Design mult32x32_fast, start of the top module:
module mult32x32_fast (
    input logic clk,             
    input logic reset,           
    input logic start,           
    input logic [31:0] a,        
    input logic [31:0] b,        
    output logic busy,           
    output logic [63:0] product  
);
    logic [1:0] a_sel;
    logic b_sel;
    logic [2:0] shift_sel;
    logic upd_prod;
    logic clr_prod;
    logic a_msb_is_0;
    logic b_msw_is_0;
    mult32x32_fast_fsm f_fsm_m(
        .clk(clk),
        .reset(reset),
        .start(start),
        .busy(busy),
        .a_sel(a_sel),
        .b_sel(b_sel),
        .shift_sel(shift_sel),
        .upd_prod(upd_prod),
        .clr_prod(clr_prod),
        .a_msb_is_0(a_msb_is_0),
        .b_msw_is_0(b_msw_is_0)
    );
    mult32x32_fast_arith f_arith_m(
        .clk(clk),
        .reset(reset),
        .a(a),
        .b(b),
        .a_sel(a_sel),
        .b_sel(b_sel),
        .shift_sel(shift_sel),
        .upd_prod(upd_prod),
        .clr_prod(clr_prod),
        .a_msb_is_0(a_msb_is_0),
        .b_msw_is_0(b_msw_is_0),
        .product(product)
    );
endmodule
Size in the first run: ~1400 cells after synthesis, about 73 flip-flops.
==> flow/config.mk <==
export PLATFORM = sky130hd
export DESIGN_NAME = mult32x32_fast
export DESIGN_NICKNAME = mult32x32_fast
export VERILOG_FILES = /design/flow/design.v
export SDC_FILE = /design/flow/constraint.sdc
export NUM_CORES = 4
export LEC_CHECK = 0
export CAP_MARGIN = 20
export CORE_MARGIN = 2
export CORE_UTILIZATION = 58
export SETUP_SLACK_MARGIN = 1.24
export SLEW_MARGIN = 20
==> flow/constraint.sdc <==
create_clock -name core_clock -period 5.18 [get_ports {clk}]
set_input_delay 1.0360 -clock core_clock [delete_from_list [all_inputs] [get_ports {clk}]]
set_output_delay 1.0360 -clock core_clock [all_outputs]
set_load 0.01 [all_outputs]
run.sh (not shown) runs the stock make flow with config.mk's settings and CLKGATE_MAP_FILE=.
The baseline aborted during 5_1_grt.
Rerun with:
- CORE_UTILIZATION: 58 -> 40
- SETUP_SLACK_MARGIN: 1.24 -> default
- clock period: 5.18 -> 9.5 ns (I/O delays scaled with it)
What happened:
- This time the run produced a clean layout
- synthesized cell count is unchanged
- area after synthesis is unchanged
- die area rose by 44%
Rerun with:
- ABC_AREA: default -> 1
- CORE_ASPECT_RATIO: default -> 1.54
- CORE_MARGIN: 2 -> 9
- CTS_CLUSTER_DIAMETER: default -> 379
- CTS_CLUSTER_SIZE: default -> 45
- PLACE_DENSITY_LB_ADDON: default -> 0.04
- SETUP_SLACK_MARGIN: default -> -0.5
- TNS_END_PERCENT: default -> 10
Effect: Flip-flop count stays the same; global-route usage came out higher by 2.2 points; die size came out higher by 32%; non-clock buffer count came out lower by 228; fmax came out lower by 1.1%; synthesized cell count came out higher by 46%; design area came out lower by 6.6%.
Rerun with:
- CAP_MARGIN: 20 -> 0
- CORE_ASPECT_RATIO: 1.54 -> 0.5
- CORE_UTILIZATION: 40 -> 39
- CTS_CLUSTER_DIAMETER: 379 -> 96
- CTS_CLUSTER_SIZE: 45 -> 15
- PLACE_DENSITY: default -> 0.95
- PLACE_DENSITY_LB_ADDON: 0.04 -> default
- SETUP_SLACK_MARGIN: -0.5 -> -0.53
- SLEW_MARGIN: 20 -> 5
Outcome: Via count increases slightly; wire length decreases by roughly a tenth; design area decreases by a few percent.

mult32x32_fast again, from the RTL that the note above started with.
Settings: LEC_CHECK=0, CAP_MARGIN=20, CORE_MARGIN=2, CORE_UTILIZATION=68, CTS_CLUSTER_SIZE=39, SETUP_SLACK_MARGIN=-0.8, SLEW_MARGIN=20; clock period 9.44 ns.
The first run produced a layout that fails on setup timing.
Then changed:
- CORE_UTILIZATION: 68 -> 69
- CTS_CLUSTER_SIZE: 39 -> not set
- SETUP_SLACK_MARGIN: -0.8 -> not set
- clock period: 9.44 -> 9.33 ns (I/O delays scaled with it)
With this change the flow did not get past global routing; synthesized cell count does not change; synthesized area stays the same; die area is lower by 1.4%.
Then changed:
- CORE_UTILIZATION: 69 -> 40
With this change the flow finished clean.
Die size climbs by 70%.
Synthesized cell count does not change.
Synthesized area does not change.
Then changed:
- CORE_UTILIZATION: 40 -> 55
- clock period: 9.33 -> 5.15 ns (I/O delays scaled with it)
Effect:
- This time the run did not get past global routing
- synthesized cell count stays the same
- area after synthesis is unchanged
- die area shrinks by 27%
Then changed:
- CORE_UTILIZATION: 55 -> 57
- clock period: 5.15 -> 5.18 ns (I/O delays scaled with it)
Outcome: The new run stopped in global routing; die size drops by 3.4%; synthesized cell count stays the same; area after synthesis is unchanged.
Then changed:
- CORE_UTILIZATION: 57 -> 68
- CTS_CLUSTER_SIZE: not set -> 31
- MAX_ROUTING_LAYER: not set -> met4
- clock period: 5.18 -> 8.48 ns (I/O delays scaled with it)
Result: The changed run died in clock tree synthesis with DPL-0038. Die size is lower by 16%. Synthesized cell count does not change. Area after synthesis stays the same.
